==> wip/ember: inputs <==
==> flow/design.v <==
`timescale 1ns / 100ps
module Cordic(clk,rst,phase_step,xin,yin,xout,yout);
parameter IN_WIDTH	= 16; 
parameter EXTRA_BITS	= 6; 
localparam WI			= IN_WIDTH;
localparam WXY			= IN_WIDTH+EXTRA_BITS; 
localparam STG			= WXY; 
input clk;
input rst; 
input signed  [31:0]    phase_step; 
input signed  [WI-1:0]  xin,yin;
output signed [WXY-1:0] xout,yout;
wire signed [31:0] atan_table [0:31];
                 assign atan_table[00] = 32'b0010_0000_0000_0000_0000_0000_0000_0000;
						assign atan_table[01] = 32'b0001_0010_1110_0100_0000_0101_0001_1110;
						assign atan_table[02] = 32'b0000_1001_1111_1011_0011_1000_0101_1011;
						assign atan_table[03] = 32'b0000_0101_0001_0001_0001_0001_1101_0100;
						assign atan_table[04] = 32'b0000_0010_1000_1011_0000_1101_0100_0011;
						assign atan_table[05] = 32'b0000_0001_0100_0101_1101_0111_1110_0001;
						assign atan_table[06] = 32'b0000_0000_1010_0010_1111_0110_0001_1110;
						assign atan_table[07] = 32'b0000_0000_0101_0001_0111_1100_0101_0101;
						assign atan_table[08] = 32'b0000_0000_0010_1000_1011_1110_0101_0011;
						assign atan_table[09] = 32'b0000_0000_0001_0100_0101_1111_0010_1111;
						assign atan_table[10] = 32'b0000_0000_0000_1010_0010_1111_1001_1000;
						assign atan_table[11] = 32'b0000_0000_0000_0101_0001_0111_1100_1100;
						assign atan_table[12] = 32'b0000_0000_0000_0010_1000_1011_1110_0110;
						assign atan_table[13] = 32'b0000_0000_0000_0001_0100_0101_1111_0011;
						assign atan_table[14] = 32'b0000_0000_0000_0000_1010_0010_1111_1010;
						assign atan_table[15] = 32'b0000_0000_0000_0000_0101_0001_0111_1101;
						assign atan_table[16] = 32'b0000_0000_0000_0000_0010_1000_1011_1110;
						assign atan_table[17] = 32'b0000_0000_0000_0000_0001_0100_0101_1111;
						assign atan_table[18] = 32'b0000_0000_0000_0000_0000_1010_0011_0000;
						assign atan_table[19] = 32'b0000_0000_0000_0000_0000_0101_0001_1000;
						assign atan_table[20] = 32'b0000_0000_0000_0000_0000_0010_1000_1100;
						assign atan_table[21] = 32'b0000_0000_0000_0000_0000_0001_0100_0110;
						assign atan_table[22] = 32'b0000_0000_0000_0000_0000_0000_1010_0011;
						assign atan_table[23] = 32'b0000_0000_0000_0000_0000_0000_0101_0001;
						assign atan_table[24] = 32'b0000_0000_0000_0000_0000_0000_0010_1001;
						assign atan_table[25] = 32'b0000_0000_0000_0000_0000_0000_0001_0100;
						assign atan_table[26] = 32'b0000_0000_0000_0000_0000_0000_0000_1010;
						assign atan_table[27] = 32'b0000_0000_0000_0000_0000_0000_0000_0101;
						assign atan_table[28] = 32'b0000_0000_0000_0000_0000_0000_0000_0011;
						assign atan_table[29] = 32'b0000_0000_0000_0000_0000_0000_0000_0010;
						assign atan_table[30] = 32'b0000_0000_0000_0000_0000_0000_0000_0001;
						assign atan_table[31] = 32'b0000_0000_0000_0000_0000_0000_0000_0000;
reg signed [WXY-1:0] X [0:STG-1];
reg signed [WXY-1:0] Y [0:STG-1];
reg signed [31:0]    Z [0:STG-1]; 
reg [31:0] phase_acc;
wire [1:0]  quadrant = phase_acc [31:30]; 
wire signed [WI-1:0] nxin,nyin;
assign nxin = -xin;
assign nyin = -yin;
always @(posedge clk)
	begin
		case(quadrant)
			2'b00,2'b11: 
				begin  
					X[0] <= {xin[WI-1],xin}<<{EXTRA_BITS-1};
					Y[0] <= {yin[WI-1],yin}<<{EXTRA_BITS-1};
					Z[0] <= phase_acc ;
				end
			2'b01:
				begin
					X[0] <= {nyin[WI-1],nyin}<<{EXTRA_BITS-1};
					Y[0] <= {xin[WI-1],xin}<<{EXTRA_BITS-1};
					Z[0] <= {2'b00,phase_acc[29:0]}; 
				end
			2'b10:
				begin
					X[0] <= {yin[WI-1],yin}<<{EXTRA_BITS-1};
					Y[0] <= {nxin[WI-1],nxin}<<{EXTRA_BITS-1};
					Z[0] <= {2'b11,phase_acc[29:0]};
				end
			default:;
		endcase
		if(rst) phase_acc<=32'd0; else phase_acc<=phase_acc+phase_step;
	end
genvar i;
generate
	for(i=0;i<(STG-1);i=i+1)
	begin:ITERATION
	wire z_sign;
	wire signed [WXY-1:0] x_shr,y_shr;
	assign x_shr=X[i]>>>i;
	assign y_shr=Y[i]>>>i;
	assign z_sign=Z[i][31];
	always @ (posedge clk)
			begin
				X[i+1] <= z_sign?(X[i]+y_shr):(X[i]-y_shr);
				Y[i+1] <= z_sign?(Y[i]-x_shr):(Y[i]+x_shr);
				Z[i+1] <= z_sign?(Z[i]+atan_table[i]):(Z[i]-atan_table[i]);
				end
	end
endgenerate
assign xout	=	X[STG-1];
assign yout	=	Y[STG-1];
endmodule
==> flow/run.sh <==
#!/bin/bash
# the make line also repeats each setting of config.mk as NAME=value (left out here)
make -C /OpenROAD-flow-scripts/flow DESIGN_CONFIG=/design/flow/config.mk WORK_HOME=/design/flow/orfs CLKGATE_MAP_FILE= finish
==> flow/config.mk <==
export PLATFORM = sky130hd
export DESIGN_NAME = Cordic
export DESIGN_NICKNAME = Cordic
export VERILOG_FILES = /design/flow/design.v
export SDC_FILE = /design/flow/constraint.sdc
export NUM_CORES = 4
export LEC_CHECK = 0
export CAP_MARGIN = 35
export CORE_ASPECT_RATIO = 0.5
export CORE_MARGIN = 2
export CORE_UTILIZATION = 72
export CTS_CLUSTER_DIAMETER = 396
export CTS_CLUSTER_SIZE = 10
export SETUP_SLACK_MARGIN = 1.41
export SLEW_MARGIN = 20
==> flow/constraint.sdc <==
create_clock -name core_clock -period 4.8 [get_ports {clk}]
set_input_delay 0.9600 -clock core_clock [delete_from_list [all_inputs] [get_ports {clk}]]
set_output_delay 0.9600 -clock core_clock [all_outputs]
set_load 0.01 [all_outputs]
==> wip/amber (differences from wip/ember) <==
CAP_MARGIN = 20   (was 35)
CORE_ASPECT_RATIO = default   (was 0.5)
CORE_UTILIZATION = 58   (was 72)
CTS_CLUSTER_DIAMETER = default   (was 396)
CTS_CLUSTER_SIZE = default   (was 10)
SETUP_SLACK_MARGIN = 0.91   (was 1.41)
==> flow/constraint.sdc (replaced) <==
create_clock -name core_clock -period 3.48 [get_ports {clk}]
set_input_delay 0.6960 -clock core_clock [delete_from_list [all_inputs] [get_ports {clk}]]
set_output_delay 0.6960 -clock core_clock [all_outputs]
set_load 0.01 [all_outputs]
==> results.txt <==
Update from the flow run.

The startpoint identified for the worst hold timing path is Z[18][3]$_DFF_P_. The max-slew check reports its worst relative slack as 45.23%. Per STA, the highest per-stage delay on the worst path measures 460 ps. The run finished with no timing, DRC or antenna violations. The area of the core is 151800 µm².

The floorplan step defined a die boundary enclosing 156300 µm². The global routing report lists met2 layer usage as 60.73%.

The cell area after placement is 114200 µm².
# the run above: wip/ember

==> results.txt <==
Update from the flow run.

The final worst-path setup slack is -129.2 ps. In this run the tightest slew margin relative to its limit is 49.52%.

The met2 routing resource usage after global routing is 52.03%. A clean result was blocked by setup timing. In the final report, the number of endpoints failing setup comes to 12. The longest individual stage delay on the worst path is 410 ps. The core region is 188200 µm². The count of hold-fix buffers inserted at cts is 0. The cell area after placement is 120900 µm².

The startpoint of the most critical hold path is Z[0][24]$_DFF_P_. The run finished, with violations left. The area of the die is 193400 µm².
# the run above: wip/amber


========
==> job 943 <==
// Cordic: RTL as listed in full above, without the edits since
clock: 3.75 ns
lec_check: 0
cap_margin: 0
core_margin: 2
core_utilization: 70
cts_cluster_diameter: 42
setup_slack_margin: 1.07
slew_margin: 20
run.sh (not shown) runs the stock make flow with config.mk's settings and CLKGATE_MAP_FILE=.
==> inputs of job 5593, as changes to job 943 <==
--- a/flow/config.mk
+++ b/flow/config.mk
@@ -7,7 +7,11 @@
 export LEC_CHECK = 0
-export CAP_MARGIN = 0
+export ABC_AREA = 1
+export CAP_MARGIN = 20
 export CORE_MARGIN = 2
-export CORE_UTILIZATION = 70
-export CTS_CLUSTER_DIAMETER = 42
-export SETUP_SLACK_MARGIN = 1.07
+export CORE_UTILIZATION = 69
+export CTS_CLUSTER_DIAMETER = 311
+export CTS_CLUSTER_SIZE = 99
+export PLACE_DENSITY = 0.39
+export SETUP_SLACK_MARGIN = -0.05
 export SLEW_MARGIN = 20
+export TNS_END_PERCENT = 5
==> flow/constraint.sdc (replaced) <==
create_clock -name core_clock -period 1.59 [get_ports {clk}]
set_input_delay 0.3180 -clock core_clock [delete_from_list [all_inputs] [get_ports {clk}]]
set_output_delay 0.3180 -clock core_clock [all_outputs]
set_load 0.01 [all_outputs]
==> inputs of job 8245, as changes to job 943 <==
--- a/flow/config.mk
+++ b/flow/config.mk
@@ -7,7 +7,6 @@
 export LEC_CHECK = 0
-export CAP_MARGIN = 0
+export CAP_MARGIN = 20
 export CORE_MARGIN = 2
-export CORE_UTILIZATION = 70
-export CTS_CLUSTER_DIAMETER = 42
-export SETUP_SLACK_MARGIN = 1.07
+export CORE_UTILIZATION = 72
+export CTS_CLUSTER_SIZE = 98
 export SLEW_MARGIN = 20
==> flow/constraint.sdc (replaced) <==
create_clock -name core_clock -period 4.8 [get_ports {clk}]
set_input_delay 0.9600 -clock core_clock [delete_from_list [all_inputs] [get_ports {clk}]]
set_output_delay 0.9600 -clock core_clock [all_outputs]
set_load 0.01 [all_outputs]
==> inputs of job 6341, as changes to job 943 <==
--- a/flow/config.mk
+++ b/flow/config.mk
@@ -7,7 +7,5 @@
 export LEC_CHECK = 0
-export CAP_MARGIN = 0
+export CAP_MARGIN = 20
 export CORE_MARGIN = 2
-export CORE_UTILIZATION = 70
-export CTS_CLUSTER_DIAMETER = 42
-export SETUP_SLACK_MARGIN = 1.07
+export CORE_UTILIZATION = 45
 export SLEW_MARGIN = 20
==> flow/constraint.sdc (replaced) <==
create_clock -name core_clock -period 4.28 [get_ports {clk}]
set_input_delay 0.8560 -clock core_clock [delete_from_list [all_inputs] [get_ports {clk}]]
set_output_delay 0.8560 -clock core_clock [all_outputs]
set_load 0.01 [all_outputs]
==> out/metrics.cfg <==
[status]
status=stopped before the end
flow.stopped_at=5_1_grt
toolErrorMsg=[ERROR GRT-0116] Global routing finished with congestion. Check the congestion regions in the DRC Viewer.

[logic_synthesis]
ys_seq_frac=0.236
adder_share=0.156
yosys.area_share.aoi=0.132
most_common_cell=nand2_1
synth-area-yosys_sq_um=135000

[placed_design]
placedCellCount=28200
hpwl_microns=407000
place_ws_ps=-1370

[floorplanning]
coreArea_sq_um=195000
dieArea_sq_um=200000

[global_routing]
use_met2=0.938

[clock_network]
cts_hold_buf=1
cts_buffers=20

the above is filed under job 5593

==> out/metrics.cfg <==
[floorplanning]
dieArea_sq_um=249000
coreArea_sq_um=243000

[logic_synthesis]
ys_seq_frac=0.290
most_common_cell=dfxtp_1
synth_nets=14300

[flow_run]
warnings=125

[clock_network]
cts_hold_buf=0
cts_buffers=190

[placed_design]
place_ws_ps=174
hpwl_microns=226000
placedCellCount=15900

[status]
status=complete, no violations

[critical_path]
crit_family=AND-OR/OR-AND gates
slowest_delay_ps=450

[final_timing]
skew_ps=28.3

[route]
drtIter0Drc=4272

[global_routing]
use_met2=0.410

the above is filed under job 6341

==> out/metrics.cfg <==
[logic_synthesis]
synth-area-yosys_sq_um=110000
ys_seq_frac=0.290
most_common_cell=dfxtp_1
yosys.area_share.aoi=0.220
adder_share=0.192

[status]
failed_checks=negative setup slack
status=finished with violations

[placed_design]
place_ws_ps=-481

[final_timing]
setup_slack_ps=-11.2
setup_viol=1

[final_layout]
flop_area_sq_um=32300

[clock_network]
cts_hold_buf=0
clkTransAtPathRegs_ps=70

[global_routing]
antenna_found_initial=10
use_met2=0.629

[floorplanning]
dieArea_sq_um=161000
coreArea_sq_um=156000

the above is filed under job 943

==> out/metrics.cfg <==
[global_routing]
use_met2=0.603

[floorplanning]
dieArea_sq_um=156000

[clock_network]
cts_hold_buf=0
cts_buffers=171

[critical_path]
crit_family=AND-OR/OR-AND gates
required_ps=5510

[logic_synthesis]
synth-area-yosys_sq_um=110000
yosys.area_share.aoi=0.220

[status]
status=complete, no violations

[placed_design]
placedCellCount=14600
hpwl_microns=213000

the above is filed under job 8245


========
==> inputs of exp/xenon <==
RTL: the design.v shown in full above, as it stands there.
clock: 3.56 ns
lec_check: 0
cap_margin: 20
core_margin: 2
core_utilization: 70
slew_margin: 20
==> exp/onyx (differences from exp/xenon) <==
- CAP_MARGIN: 20 -> 10
- CTS_CLUSTER_DIAMETER: not set -> 28
- SETUP_SLACK_MARGIN: not set -> 0.44
==> flow/constraint.sdc (replaced) <==
create_clock -name core_clock -period 3.52 [get_ports {clk}]
set_input_delay 0.7040 -clock core_clock [delete_from_list [all_inputs] [get_ports {clk}]]
set_output_delay 0.7040 -clock core_clock [all_outputs]
set_load 0.01 [all_outputs]
==> exp/harbor (differences from exp/xenon) <==
- CAP_MARGIN: 20 -> 10
- CORE_UTILIZATION: 70 -> 72
- SETUP_SLACK_MARGIN: not set -> -0.33
==> flow/constraint.sdc (replaced) <==
create_clock -name core_clock -period 3.52 [get_ports {clk}]
set_input_delay 0.7040 -clock core_clock [delete_from_list [all_inputs] [get_ports {clk}]]
set_output_delay 0.7040 -clock core_clock [all_outputs]
set_load 0.01 [all_outputs]
==> exp/fjord (differences from exp/xenon) <==
- ABC_AREA: not set -> 0
- CORE_ASPECT_RATIO: not set -> 0.89
- CORE_MARGIN: 2 -> 3
- CORE_UTILIZATION: 70 -> 30
- GPL_TIMING_DRIVEN: not set -> 0
- MAX_ROUTING_LAYER: not set -> met4
==> flow/constraint.sdc (replaced) <==
create_clock -name core_clock -period 5.0 [get_ports {clk}]
set_input_delay 1.0000 -clock core_clock [delete_from_list [all_inputs] [get_ports {clk}]]
set_output_delay 1.0000 -clock core_clock [all_outputs]
set_load 0.01 [all_outputs]
==> notes <==
exp/harbor reached the layout checks and failed them: negative setup slack. exp/fjord completed without violations. exp/xenon produced a layout that fails on negative setup slack. exp/onyx aborted during 5_1_grt. Design area, highest first: exp/xenon, exp/harbor, exp/fjord. In exp/harbor the maximum frequency is larger than in exp/xenon, by about 1.6%. Critical path depth, lowest first: exp/harbor, exp/fjord, exp/xenon. Synthesized area is the same in exp/fjord and exp/onyx. Clock skew: exp/fjord > exp/harbor > exp/xenon. Sequential cell count is the same in exp/fjord and exp/harbor. In synthesized cell count, exp/fjord and exp/onyx do not differ.

========
==> tundra: inputs <==
RTL: the design.v shown in full above, as it stands there.
==> flow/config.mk <==
export PLATFORM = sky130hd
export DESIGN_NAME = Cordic
export DESIGN_NICKNAME = Cordic
export VERILOG_FILES = /design/flow/design.v
export SDC_FILE = /design/flow/constraint.sdc
export NUM_CORES = 4
export LEC_CHECK = 0
export ABC_AREA = 0
export CAP_MARGIN = 20
export CELL_PAD_IN_SITES_GLOBAL_PLACEMENT = 3
export CORE_ASPECT_RATIO = 1.97
export CORE_MARGIN = 8
export CORE_UTILIZATION = 15
export CTS_CLUSTER_SIZE = 79
export GPL_TIMING_DRIVEN = 0
export MAX_ROUTING_LAYER = met5
export MIN_ROUTING_LAYER = met1
export SETUP_SLACK_MARGIN = 0.92
export SLEW_MARGIN = 40
export TNS_END_PERCENT = 25
==> flow/constraint.sdc <==
create_clock -name core_clock -period 4.6 [get_ports {clk}]
set_input_delay 0.9200 -clock core_clock [delete_from_list [all_inputs] [get_ports {clk}]]
set_output_delay 0.9200 -clock core_clock [all_outputs]
set_load 0.01 [all_outputs]
==> delta (differences from tundra) <==
ABC_AREA = unset   (was 0)
CELL_PAD_IN_SITES_GLOBAL_PLACEMENT = unset   (was 3)
CORE_ASPECT_RATIO = unset   (was 1.97)
CORE_MARGIN = 2   (was 8)
CORE_UTILIZATION = 70   (was 15)
CTS_CLUSTER_SIZE = 33   (was 79)
GPL_TIMING_DRIVEN = unset   (was 0)
MAX_ROUTING_LAYER = unset   (was met5)
MIN_ROUTING_LAYER = unset   (was met1)
SETUP_SLACK_MARGIN = unset   (was 0.92)
SLEW_MARGIN = 20   (was 40)
TNS_END_PERCENT = unset   (was 25)
==> flow/constraint.sdc (replaced) <==
create_clock -name core_clock -period 3.48 [get_ports {clk}]
set_input_delay 0.6960 -clock core_clock [delete_from_list [all_inputs] [get_ports {clk}]]
set_output_delay 0.6960 -clock core_clock [all_outputs]
set_load 0.01 [all_outputs]
==> quartz (differences from tundra) <==
ABC_AREA = unset   (was 0)
CAP_MARGIN = 5   (was 20)
CELL_PAD_IN_SITES_GLOBAL_PLACEMENT = unset   (was 3)
CORE_ASPECT_RATIO = unset   (was 1.97)
CORE_MARGIN = 2   (was 8)
CORE_UTILIZATION = 70   (was 15)
CTS_CLUSTER_SIZE = unset   (was 79)
GPL_TIMING_DRIVEN = unset   (was 0)
MAX_ROUTING_LAYER = unset   (was met5)
MIN_ROUTING_LAYER = unset   (was met1)
SETUP_SLACK_MARGIN = 0.4   (was 0.92)
SLEW_MARGIN = 20   (was 40)
TNS_END_PERCENT = unset   (was 25)
==> flow/constraint.sdc (replaced) <==
create_clock -name core_clock -period 3.55 [get_ports {clk}]
set_input_delay 0.7100 -clock core_clock [delete_from_list [all_inputs] [get_ports {clk}]]
set_output_delay 0.7100 -clock core_clock [all_outputs]
set_load 0.01 [all_outputs]
==> results.txt <==
Numbers from the implementation run.

The run finished, with violations left. The layout checks failed on setup timing.

The worst setup slack after layout is -0.442 ns. From the final report, the count of setup violators was given as 62. According to the hold report, the worst path is of the flop to flop type.

In this run the vertical extent of the chip is 401 µm. Once detail routing completed, the nets flagged for antenna violations numbered 0. The routed design uses 24,100 µm of met3 wire.
[end of results for delta]
==> results.txt <==
Results of the run.

The total placed cells including tap cells is 15,077. The unique cell type count in the Yosys netlist is 96. The flow did not finish. The floorplan core area is 156,000 µm². According to the floorplan report, the die height is 401 µm.

The run ended at global routing (5_1_grt). The biggest combinational cell group after synthesis is AND-OR/OR-AND gates. The post-synthesis mux area share is 1.07%. Row generation in the floorplan step produced 145 rows.
[end of results for quartz]
==> results.txt <==
Numbers from the implementation run.

Once routing completed, OpenROAD measured the worst setup slack at 0.668 ns. For this run, the final setup violation count is recorded as 0. The total placed cells including tap cells is 22,464. The count of buffer and inverter cells on the critical path is 1. The highest metal layer with signal wires is met4.

Measured along the y axis, the die boundary spans 1220 µm. The number of nets with antenna violations after routing is 0. The later pin in the worst-skew pair is clocked with a latency of 0.96 ns.

The flow ran to the end and the layout has no timing, DRC or antenna violations.
[end of results for tundra]
